== run A ==
Design magnitude_wrapper, start of the top module:
module magnitude_wrapper(
	input aclk,
	input aresetn,
	input s_i_data_valid,
	output reg s_o_data_ready,
	input [31:0] s_i_data,
	output reg m_o_data_valid,
	input m_i_data_ready,
	output reg [31:0] m_o_data
    );
	reg [31:0] o_data_temp;
	reg [15:0] data_real;
	reg [15:0] data_imag;
	reg start_calc;
	reg ack_calc;
	wire [15:0] in_real = s_i_data[15:0];
	wire [15:0] in_imag = s_i_data[31:16];
	always @ (posedge aclk)
		begin
			if (aresetn == 0) begin
				s_o_data_ready <= 1'b0;
				start_calc <= 1'b0;
			end
			if (ack_calc == 1'b1) begin
				start_calc <= 0;
			end
			if ( (s_i_data_valid == 1'b1) && (ack_calc == 0)) begin
				if (in_real[15] == 1'b1)
					data_real <= ~in_real + 16'd1;
				else
					data_real <= in_real;
				if (in_imag[15] == 1'b1)
					data_imag <= ~in_imag + 16'd1;
				else
					data_imag <= in_imag;
				s_o_data_ready <= 1;
				start_calc <= 1'b1;
			end
		end
	always @ (posedge aclk)
		begin
			if (aresetn == 0) begin
				ack_calc <= 0;
			end
			if (start_calc == 1'b1) begin
				ack_calc <= 1;
				o_data_temp <= data_real*data_real + data_imag*data_imag;
			end
			else begin
				ack_calc <= 0;
			end
		end
	always @ (posedge aclk)
		begin
			if (aresetn == 0) begin
				m_o_data_valid <= 1'b0;
			end
			if (m_i_data_ready == 1'b1) begin
				if (ack_calc == 0) begin
					m_o_data_valid <= 1'b0;
				end
				else begin
					m_o_data_valid <= 1'b1;
					m_o_data <= o_data_temp;
				end
			end
		end
endmodule
For scale: roughly 1,800 cells after synthesis, roughly 100 flip-flops, about 70 I/O pins, ~19,000 µm² of cells after synthesis.
export LEC_CHECK = 0
export CAP_MARGIN = 15
export CELL_PAD_IN_SITES_DETAIL_PLACEMENT = 2
export CORE_MARGIN = 2
export CORE_UTILIZATION = 32
export MIN_ROUTING_LAYER = met2
export SETUP_SLACK_MARGIN = -0.36
export SLEW_MARGIN = 20
create_clock -name core_clock -period 11.4 [get_ports {aclk}]
run.sh (not shown) runs the stock make flow with config.mk's settings and CLKGATE_MAP_FILE=.
Run A ran to completion and came out clean on the timing, design-rule and antenna checks.
Edits applied to the flow inputs when going from run A to run B:
- swapping 32 for 68 in CORE_UTILIZATION
- clearing MIN_ROUTING_LAYER, which used to be met2
- clearing SETUP_SLACK_MARGIN, which used to be -0.36
- swapping 15 for 20 in CAP_MARGIN
- clearing CELL_PAD_IN_SITES_DETAIL_PLACEMENT, which used to be 2
- swapping 11.4 for 11.6 in the clock period (ns, I/O delays scaled along)
==> comparison <==
- Diff run A -> run B | post-route non-filler standard cell count | down by more than 10%
- Relative to run A, clock slew at the register clock pins of the worst setup and hold paths has gone down in run B.
- Sort run B and run A by number of cell instances on the worst register-to-register path, ascending, and run A comes first.
- Taking run A as the reference, in run B post-layout instance area now smaller; count of flip-flops and latches about even; maximum clock rate +0.017 GHz; routed length per instance lost about 30%.
- In summary, run A completed successfully, with a layout that passed the timing, design-rule and antenna checks.
- Run B went all the way through the flow, and no timing, DRC or antenna check failed.
- NOTE met3 wire length run A->run B decreased by more than half
- Route | run B vs run A | wire shorter in run B
- Comparing worst relative slew slack for run B and run A, the bigger number came from run B.
Setup changes, run B to run C
- changing CORE_UTILIZATION from 68 to 72
- setting ABC_AREA to 1 for the first time
Changes observed in run C relative to run B: final critical-path setup slack climbed 1.02 ns. Going from run B to run C, routability congestion estimate grows by about 5%. In run C, fraction of standard cell area in multi-input logic is lower than in run B. On chip area from the yosys synthesis statistics: run C sits above run B. The slew at the pin with the worst max-slew slack in run C was lower than what run B gave. Re area fraction in xor and xnor cells: run C is 0.74 points down on run B.
The following lists how run D was set up differently from run C:
- swapping 72 for 40 in CORE_UTILIZATION
- clearing ABC_AREA, which used to be 1
- swapping 11.6 for 10.0 in the clock period (ns, I/O delays scaled along)
==> comparison <==
- On number of port buffers, run C tracks run D almost exactly.
- The core of run D is less densely filled than that of run C.
- Run D: number of placement rows higher than run C
- Compared with run C, in run D stage delay of the slowest cell on the critical path went down; net count after synthesis has decreased.
Setup changes, run D to run E
- swapping 10.0 for 8.17 in the clock period (ns, I/O delays scaled along)
==> comparison <==
Run E did not stop at any stage, and its layout met the timing, design-rule and antenna checks. Compared to run D, run E has critical path required time 1.82 ns lower. Run E vs run D: portion of the clock cycle consumed by the worst path in the final layout up in run E. Highest clock rate on run E is ahead of run D. Diff run D -> run E: worst endpoint data arrival time went down 0.33 ns; total global routing track utilization roughly the same. Relative to run D, the final cell area reported for run E is higher.

* * *

== build 26 ==
magnitude_wrapper again, from the RTL that the note above started with.
## magnitude_wrapper
module magnitude_wrapper(
	input aclk,
	input aresetn,
	input s_i_data_valid,
	output reg s_o_data_ready,
	input [31:0] s_i_data,
	output reg m_o_data_valid,
	input m_i_data_ready,
	output reg [31:0] m_o_data
    );
Settings: LEC_CHECK=0, ABC_AREA=1, CAP_MARGIN=20, CORE_MARGIN=2, CORE_UTILIZATION=69, CTS_CLUSTER_DIAMETER=310, CTS_CLUSTER_SIZE=100, HOLD_SLACK_MARGIN=-0.06, SLEW_MARGIN=25; clock period 10.0 ns.
Input changes introduced in build 40 (baseline for comparison: build 26):
Settings: CORE_UTILIZATION changed from 69 to 35; CTS_CLUSTER_SIZE removed (was 100); ABC_AREA removed (was 1); HOLD_SLACK_MARGIN removed (was -0.06); SLEW_MARGIN changed from 25 to 20; CTS_CLUSTER_DIAMETER changed from 310 to 32.
Findings:
- In summary, build 40 completed successfully, with a layout that passed the timing, design-rule and antenna checks.
- The inverter count of the layout excluding clock inverters of build 40 falls short of that of build 26 by 32%.
- Build 40 packs its core looser than build 26.
- Summary of build 40 over build 26: final cell count fell about 4.4%; minimum period implied by the final worst setup slack rose 1050 ps; adder and majority gate portion of the synthesized area rose 2.8 points.
- Total non-filler cell area in the finished layout is lower on build 40
Edits applied to the flow inputs when going from build 40 to build 75:
Settings: TNS_END_PERCENT now 15, previously not set; CORE_ASPECT_RATIO now 0.5, previously not set; CORE_MARGIN now 7, was 2; CORE_UTILIZATION now 70, was 35; SLEW_MARGIN now 25, was 20; CTS_CLUSTER_DIAMETER now 310, was 32; ABC_AREA now 1, previously not set; CTS_CLUSTER_SIZE now 100, previously not set; PLACE_DENSITY now 0.37, previously not set; HOLD_SLACK_MARGIN now 0.06, previously not set.
Max mux share of post-synthesis cell area across build 40 and build 75: build 40
Launching element of the worst setup path: data_real[6]$_DFFE_PP_ -> build 75, data_real[11]$_DFFE_PP_ -> build 40
Build 75 vs build 40 on remaining max-slew budget at the tightest pin: build 75 is the lower one.
The inputs of build 47 differ from those of build 75 as listed below.
Settings: changing CTS_CLUSTER_SIZE from 100 to 53; changing CORE_UTILIZATION from 70 to 38; removing CORE_ASPECT_RATIO (formerly 0.5); changing CORE_MARGIN from 7 to 2; changing HOLD_SLACK_MARGIN from 0.06 to -0.06; changing CTS_CLUSTER_DIAMETER from 310 to 393; removing TNS_END_PERCENT (formerly 15); removing PLACE_DENSITY (formerly 0.37).
Results
Build 47: flow completed, timing, DRC and antenna clean. Re number of instances in the synthesized netlist: no difference whatsoever between build 75 and build 47. On share of final layout cell area taken by non-clock buffers, build 47 and build 75 are basically level. Taking build 75 as the reference, in build 47 final area up 1.8%; fill cell total of the finished layout went up by about 150%; slew at the pin closest to its max-slew limit shows an increase of 51 ps.

* * *

Setup of indigo:
magnitude_wrapper again, from the RTL that the note above started with.
export LEC_CHECK = 0
export CAP_MARGIN = 15
export CELL_PAD_IN_SITES_DETAIL_PLACEMENT = 2
export CORE_MARGIN = 3
export CORE_UTILIZATION = 26
export GPL_ROUTABILITY_DRIVEN = 0
export MIN_ROUTING_LAYER = met2
export SETUP_SLACK_MARGIN = -0.36
export SLEW_MARGIN = 20
create_clock -name core_clock -period 11.4 [get_ports {aclk}]
### indigo -> yarrow
- CORE_MARGIN now 2, was 3
- SLEW_MARGIN now 5, was 20
- CTS_CLUSTER_SIZE now 100, previously not set
- CORE_UTILIZATION now 22, was 26
- ABC_AREA now 1, previously not set
- CELL_PAD_IN_SITES_DETAIL_PLACEMENT no longer set, was 2
- MIN_ROUTING_LAYER no longer set, was met2
- GPL_ROUTABILITY_DRIVEN no longer set, was 0
- CORE_ASPECT_RATIO now 1.9, previously not set
- CTS_CLUSTER_DIAMETER now 268, previously not set
- CAP_MARGIN now 30, was 15
[summary]
Depth of the most critical reg-to-reg path grows by a few percent when moving from indigo to yarrow.
The final critical-path required period of yarrow falls short of that of indigo by 2.02 ns.
yarrow against indigo: global-route usage moved down, via count has decreased, AND-OR/OR-AND share of the synthesized area went down 3.2 points.
Looking at highest layer used for signal routing, the met4 result is from yarrow; the met5 one comes from indigo.
Delta (yarrow minus indigo): cell area after synthesis went up 5.5%; worst setup slack before clock tree synthesis climbed 1.36 ns.
Edits applied to the flow inputs when going from yarrow to harbor:
- ABC_AREA: 1 -> unset
- CTS_CLUSTER_SIZE: 100 -> 31
- SLEW_MARGIN: 5 -> 20
- CORE_ASPECT_RATIO: 1.9 -> unset
- CTS_CLUSTER_DIAMETER: 268 -> unset
- CORE_UTILIZATION: 22 -> 72
- the clock period (ns, I/O delays scaled along): 11.4 -> 6.46
In harbor the implementation ran to completion but is not tape-out ready, as the final checks report setup timing.
Between harbor and yarrow, it is harbor whose overall routing resource usage is higher, by 24 points.
Compared to yarrow, harbor has endpoint arrival time on the critical path 0.25 ns higher.
The setup TNS of harbor is lower than that of yarrow.
Summary of harbor over yarrow: headroom to the max-slew limit higher; total core area lower; clock latency on the worst-skew pair lower; number of vias per cell after detailed routing higher.
On synthesized cell count: harbor sits below yarrow.
Input changes introduced in zinc (baseline for comparison: harbor):
- CORE_ASPECT_RATIO: unset -> 0.5
- CORE_UTILIZATION: 72 -> 22
- CTS_CLUSTER_SIZE: 31 -> unset
- TNS_END_PERCENT: unset -> 50
- the clock period (ns, I/O delays scaled along): 6.46 -> 11.4
--- outcome ---
zinc went all the way through the flow, and no timing, DRC or antenna check failed.
Relative to harbor, final worst setup slack increased by 4.23 ns in zinc.
Going from harbor to zinc, wire length of the first global-routing pass saw a decrease, peak per-stage delay on the critical path saw an increase.
From harbor to zinc the numbers moved as follows: final cell area excluding filler cells dropped about 8%; final layout net count decreased 273.
